Design IIR, start of the top module:
module IIR(clk, rst, Start, load, DIn, RAddr, data_done, WEN, Yn, WAddr, Finish);
	parameter n = 16;
	parameter m = 20;
	input clk, rst;
	input Start;
	input data_done;
	input [n-1:0]DIn;
	output WEN, load;
	output Finish;
	output [n-1:0]Yn;
	output [m-1:0]RAddr;
	output [m-1:0]WAddr;
	wire control_state;
	control_FSM control(
		.clk(clk), .rst(rst),
		.start(Start), .data_done(data_done), .load(load), .RAddr(RAddr), .state(control_state)
	);
	datapath dp(
		.clk(clk), .rst(rst),
		.command(control_state), .RAddr(RAddr), .DIn(DIn), .WEN(WEN), .Yn(Yn), .WAddr(WAddr), .finish(Finish)
	);
endmodule
For scale: roughly 220 flip-flops, roughly 79 I/O pins.
make LEC_CHECK=0 CAP_MARGIN=15 CELL_PAD_IN_SITES_DETAIL_PLACEMENT=1 CELL_PAD_IN_SITES_GLOBAL_PLACEMENT=0 CORE_ASPECT_RATIO=1.4 CORE_MARGIN=5 CORE_UTILIZATION=61 GPL_TIMING_DRIVEN=0 MAX_ROUTING_LAYER=met5 PLACE_DENSITY_LB_ADDON=0.21 SETUP_SLACK_MARGIN=4.67 SLEW_MARGIN=5 finish   # period 21.7 ns
run.sh (not shown) runs the stock make flow with config.mk's settings and CLKGATE_MAP_FILE=.
The first run did not get past global routing (5_1_grt) (GRT-0116).
==> next run, changes <==
Settings changed: CELL_PAD_IN_SITES_DETAIL_PLACEMENT 1 to default, CELL_PAD_IN_SITES_GLOBAL_PLACEMENT 0 to default, CORE_ASPECT_RATIO 1.4 to default, CORE_MARGIN 5 to 2, CORE_UTILIZATION 61 to 72, CTS_CLUSTER_SIZE from default to 30, GPL_TIMING_DRIVEN 0 to default, MAX_ROUTING_LAYER met5 to default, PLACE_DENSITY_LB_ADDON 0.21 to 0.01, SETUP_SLACK_MARGIN 4.67 to 1.71.
Clock period 21.7 ns to 6.02 ns, I/O delays scaled along.
The changed run did not get past clock tree synthesis (4_1_cts) (DPL-0038).
Die area falls by 19%.
Area after synthesis is unchanged.
Synthesized cell count stays the same.
==> next run, changes <==
Settings changed: ABC_AREA from default to 1, CAP_MARGIN 15 to 20, CTS_CLUSTER_DIAMETER from default to 53, CTS_CLUSTER_SIZE 30 to 49, SETUP_SLACK_MARGIN 1.71 to 2.33, SLEW_MARGIN 5 to 20.
Clock period 6.02 ns to 8.8 ns, I/O delays scaled along.
After rerunning: The new run stopped in clock tree synthesis (4_1_cts) on DPL-0038; die area came out higher by a few percent; synthesized area is higher by a few percent; synthesized cell count is higher by a quarter to a third.
==> next run, changes <==
Settings changed: ABC_AREA 1 to default, CORE_UTILIZATION 72 to 40, CTS_CLUSTER_DIAMETER 53 to default, CTS_CLUSTER_SIZE 49 to default, PLACE_DENSITY_LB_ADDON 0.01 to default, SETUP_SLACK_MARGIN 2.33 to default.
Clock period 8.8 ns to 15.8 ns, I/O delays scaled along.
What happened: The new run finished clean. Die size went up by 69%. Synthesized area shrinks by 5.3%. Synthesized cell count fell by 20%.
==> next run, changes <==
Settings changed: CORE_UTILIZATION 40 to 72, MAX_ROUTING_LAYER from default to met4, PLACE_DENSITY from default to 0.66, SETUP_SLACK_MARGIN from default to 1.6.
Clock period 15.8 ns to 16.0 ns, I/O delays scaled along.
=> The changed run completed, yet does not pass: negative setup slack; final area is lower by 3.0%; die size drops by 44%; area after synthesis is unchanged; setup slack gets worse by 0.28 ns; wire length increases by 1.9%; via count came out higher by 3.8%; count of clock-buffer cells in the layout increases by 2.
==> next run, changes <==
Settings changed: ABC_AREA from default to 1, CAP_MARGIN 20 to 5, CORE_UTILIZATION 72 to 46, CTS_CLUSTER_DIAMETER from default to 268, GPL_TIMING_DRIVEN from default to 0, HOLD_SLACK_MARGIN from default to 0.23, MIN_ROUTING_LAYER from default to met2, PLACE_DENSITY 0.66 to default, PLACE_DENSITY_LB_ADDON from default to 0.03, SETUP_SLACK_MARGIN 1.6 to -1.12, TNS_END_PERCENT from default to 75.
Outcome: The new run ran to the end with violations: negative setup slack. Cell count is higher by 29%. Routed wire length rose by 20%. Hold slack loses 0.0071 ns. Synthesized cell count increases by 26%. Utilization falls by 32 points. Clock skew rose by 0.054 ns. Register-to-register slack loses 0.23 ns. Final area goes up by 1.3%. Non-clock buffer count drops by 115. Maximum frequency went down by 1.9%.

========
## run 1
IIR again, from the RTL that the note above started with.
// IIR
module IIR(clk, rst, Start, load, DIn, RAddr, data_done, WEN, Yn, WAddr, Finish);
	parameter n = 16;
	parameter m = 20;
	input clk, rst;
	input Start;
	input data_done;
	input [n-1:0]DIn;
	output WEN, load;
	output Finish;
	output [n-1:0]Yn;
	output [m-1:0]RAddr;
	output [m-1:0]WAddr;
	wire control_state;
	control_FSM control(
		.clk(clk), .rst(rst),
		.start(Start), .data_done(data_done), .load(load), .RAddr(RAddr), .state(control_state)
	);
	datapath dp(
		.clk(clk), .rst(rst),
		.command(control_state), .RAddr(RAddr), .DIn(DIn), .WEN(WEN), .Yn(Yn), .WAddr(WAddr), .finish(Finish)
	);
endmodule
Settings: LEC_CHECK=0, ABC_AREA=1, CAP_MARGIN=0, CORE_ASPECT_RATIO=0.7, CORE_MARGIN=2, CORE_UTILIZATION=72, CTS_CLUSTER_SIZE=10, HOLD_SLACK_MARGIN=0.29, PLACE_DENSITY_LB_ADDON=0.08, SETUP_SLACK_MARGIN=3.25, SLEW_MARGIN=20, TNS_END_PERCENT=5; clock period 10.9 ns.
Run 1: it failed with a tool error in 4_1_cts, so there are no final results.
Input changes introduced in run 2 (baseline for comparison: run 1):
--- a/flow/config.mk
+++ b/flow/config.mk
@@ -9 +9 @@
-export CAP_MARGIN = 0
+export CAP_MARGIN = 40
@@ -14,2 +14 @@
-export HOLD_SLACK_MARGIN = 0.29
-export PLACE_DENSITY_LB_ADDON = 0.08
+export PLACE_DENSITY_LB_ADDON = 0.02
Findings:
Stage in which a tool error killed run 2: 4_1_cts.
Going from run 1 to run 2, initial core utilization stayed essentially flat, post-DP HPWL up 1.1%.
Between run 2 and run 1, it is run 2 whose placed cell area is higher, by 220 sq um.
Run 1 → run 2: placement-stage worst setup slack decreased 0.26 ns, synthesized instance count essentially unchanged, count of placed standard cells including taps increased about 0.3%, synthesized area essentially unchanged.
Between run 1 and run 2, final estimated routing congestion in global placement decreased.
Comparing run 2 against run 1, there is no change at all in flip-flop and latch count after synthesis.
### run 2 -> run 3
--- a/flow/config.mk
+++ b/flow/config.mk
@@ -9,2 +9 @@
-export CAP_MARGIN = 40
-export CORE_ASPECT_RATIO = 0.7
+export CAP_MARGIN = 20
@@ -13,3 +12,3 @@
-export CTS_CLUSTER_SIZE = 10
-export PLACE_DENSITY_LB_ADDON = 0.02
-export SETUP_SLACK_MARGIN = 3.25
+export CTS_CLUSTER_SIZE = 49
+export PLACE_DENSITY_LB_ADDON = 0.01
+export SETUP_SLACK_MARGIN = 1.6
@@ -17 +15,0 @@
-export TNS_END_PERCENT = 5
==> flow/constraint.sdc <==
create_clock -name core_clock -period 15.3 [get_ports {clk}]
set_input_delay 3.0600 -clock core_clock [delete_from_list [all_inputs] [get_ports {clk}]]
set_output_delay 3.0600 -clock core_clock [all_outputs]
set_load 0.01 [all_outputs]
[summary]
- Run 3 reached the end of the flow, and the finished layout is clean on the timing, design-rule and antenna checks.
- Summary of run 3 over run 2: floorplan die width now smaller; pre-CTS worst setup slack now larger.
- Run 3 and run 2 ended up with roughly the same synthesized cell count.
- For number of cell rows, dividing the value from run 2 by the value from run 3 gives 0.828.
- Higher post-detailed-placement half-perimeter wirelength among run 2 and run 3: run 2
- Diff run 2..run 3 | aoi/oai-family share of the synthesized area | unchanged
- Comparing run 2 and run 3, final RePlAce weighted congestion is higher on run 2.
- The overall die area of run 3 and that of run 2 are within noise of each other.
- Comparing run 2 against run 3, there is no change at all in proportion of synthesized chip area in sequential cells.
- Between run 2 and run 3, the cell count after placement is higher for run 2.

========
IIR again, from the RTL that the note above started with.
export LEC_CHECK = 0
export ABC_AREA = 1
export CAP_MARGIN = 20
export CORE_MARGIN = 2
export CORE_UTILIZATION = 72
export PLACE_DENSITY = 0.38
export SETUP_SLACK_MARGIN = 3.25
export SLEW_MARGIN = 20
export TNS_END_PERCENT = 5
create_clock -name core_clock -period 10.9 [get_ports {clk}]
The first run died in 4_1_cts, error DPL-0038.
Rerun with:
--- a/flow/config.mk
+++ b/flow/config.mk
@@ -11,3 +11,3 @@
-export CORE_UTILIZATION = 72
-export PLACE_DENSITY = 0.38
-export SETUP_SLACK_MARGIN = 3.25
+export CORE_UTILIZATION = 71
+export CTS_CLUSTER_SIZE = 79
+export PLACE_DENSITY_LB_ADDON = 0.01
==> flow/constraint.sdc (replaced) <==
create_clock -name core_clock -period 12.3 [get_ports {clk}]
set_input_delay 2.4600 -clock core_clock [delete_from_list [all_inputs] [get_ports {clk}]]
set_output_delay 2.4600 -clock core_clock [all_outputs]
set_load 0.01 [all_outputs]
Result: This time the run aborted during 5_1_grt; die area rises by 1.4%; synthesized cell count stays the same; synthesized area is unchanged.
Rerun with:
--- a/flow/config.mk
+++ b/flow/config.mk
@@ -11,3 +11,4 @@
-export CORE_UTILIZATION = 71
-export CTS_CLUSTER_SIZE = 79
-export PLACE_DENSITY_LB_ADDON = 0.01
+export CORE_UTILIZATION = 72
+export CTS_CLUSTER_SIZE = 16
+export PLACE_DENSITY = 0.38
+export SETUP_SLACK_MARGIN = 0.4
@@ -15 +15,0 @@
-export TNS_END_PERCENT = 5
==> flow/constraint.sdc (replaced) <==
create_clock -name core_clock -period 8.78 [get_ports {clk}]
set_input_delay 1.7560 -clock core_clock [delete_from_list [all_inputs] [get_ports {clk}]]
set_output_delay 1.7560 -clock core_clock [all_outputs]
set_load 0.01 [all_outputs]
The changed run did not get past 4_1_cts with DPL-0033; area after synthesis stays the same; die area falls slightly; synthesized cell count stays the same.

========
== run A ==
Starting RTL as in the previous note.
Design IIR, start of the top module:
module IIR(clk, rst, Start, load, DIn, RAddr, data_done, WEN, Yn, WAddr, Finish);
Settings: LEC_CHECK=0, ABC_AREA=1, CAP_MARGIN=20, CORE_MARGIN=2, CORE_UTILIZATION=72, CTS_CLUSTER_DIAMETER=319, CTS_CLUSTER_SIZE=99, PLACE_DENSITY=0.37, SLEW_MARGIN=20, TNS_END_PERCENT=20; clock period 8.8 ns.
Run A did not finish; the tool stopped in clock tree synthesis (4_1_cts) with error DPL-0033.
What run B does differently from run A at the input level:
# run A
export LEC_CHECK = 0
export ABC_AREA = 1
export CAP_MARGIN = 20
export CORE_MARGIN = 2
export CORE_UTILIZATION = 72
export CTS_CLUSTER_DIAMETER = 319
export CTS_CLUSTER_SIZE = 99
export PLACE_DENSITY = 0.37
export SLEW_MARGIN = 20
export TNS_END_PERCENT = 20
create_clock -name core_clock -period 8.8 [get_ports {clk}]
# run B
export LEC_CHECK = 0
export ABC_AREA = 1
export CAP_MARGIN = 20
export CORE_MARGIN = 2
export CORE_UTILIZATION = 72
export CTS_CLUSTER_DIAMETER = 381
export CTS_CLUSTER_SIZE = 79
export PLACE_DENSITY_LB_ADDON = 0.01
export SLEW_MARGIN = 20
create_clock -name core_clock -period 12.3 [get_ports {clk}]
### Flow results
What ended run B was a tool error in global routing (5_1_grt); the run never finished.
[run B] placed cell area fell about 7% relative to run A
Per the comparison of run B with run A, cell count after placement went down by 547; chip footprint was more or less identical; core footprint was more or less identical; post-placement worst setup slack went up by 2990 ps; placed wire-length estimate after detailed placement went down by about 17%.
Relative to run B, the following input files were edited for run C:
# run B
export LEC_CHECK = 0
export ABC_AREA = 1
export CAP_MARGIN = 20
export CORE_MARGIN = 2
export CORE_UTILIZATION = 72
export CTS_CLUSTER_DIAMETER = 381
export CTS_CLUSTER_SIZE = 79
export PLACE_DENSITY_LB_ADDON = 0.01
export SLEW_MARGIN = 20
create_clock -name core_clock -period 12.3 [get_ports {clk}]
# run C
export LEC_CHECK = 0
export CAP_MARGIN = 20
export CORE_MARGIN = 2
export CORE_UTILIZATION = 27
export SLEW_MARGIN = 20
create_clock -name core_clock -period 16.5 [get_ports {clk}]
==> results <==
Run C reached the final stage; the timing, design-rule and antenna checks on its layout passed.
Taking run B as 1.0, run C lands at 0.837 on total placed instance area.
Going from run B to run C, per-instance average area after synthesis +1.5 um2, post-cts resize count -282.
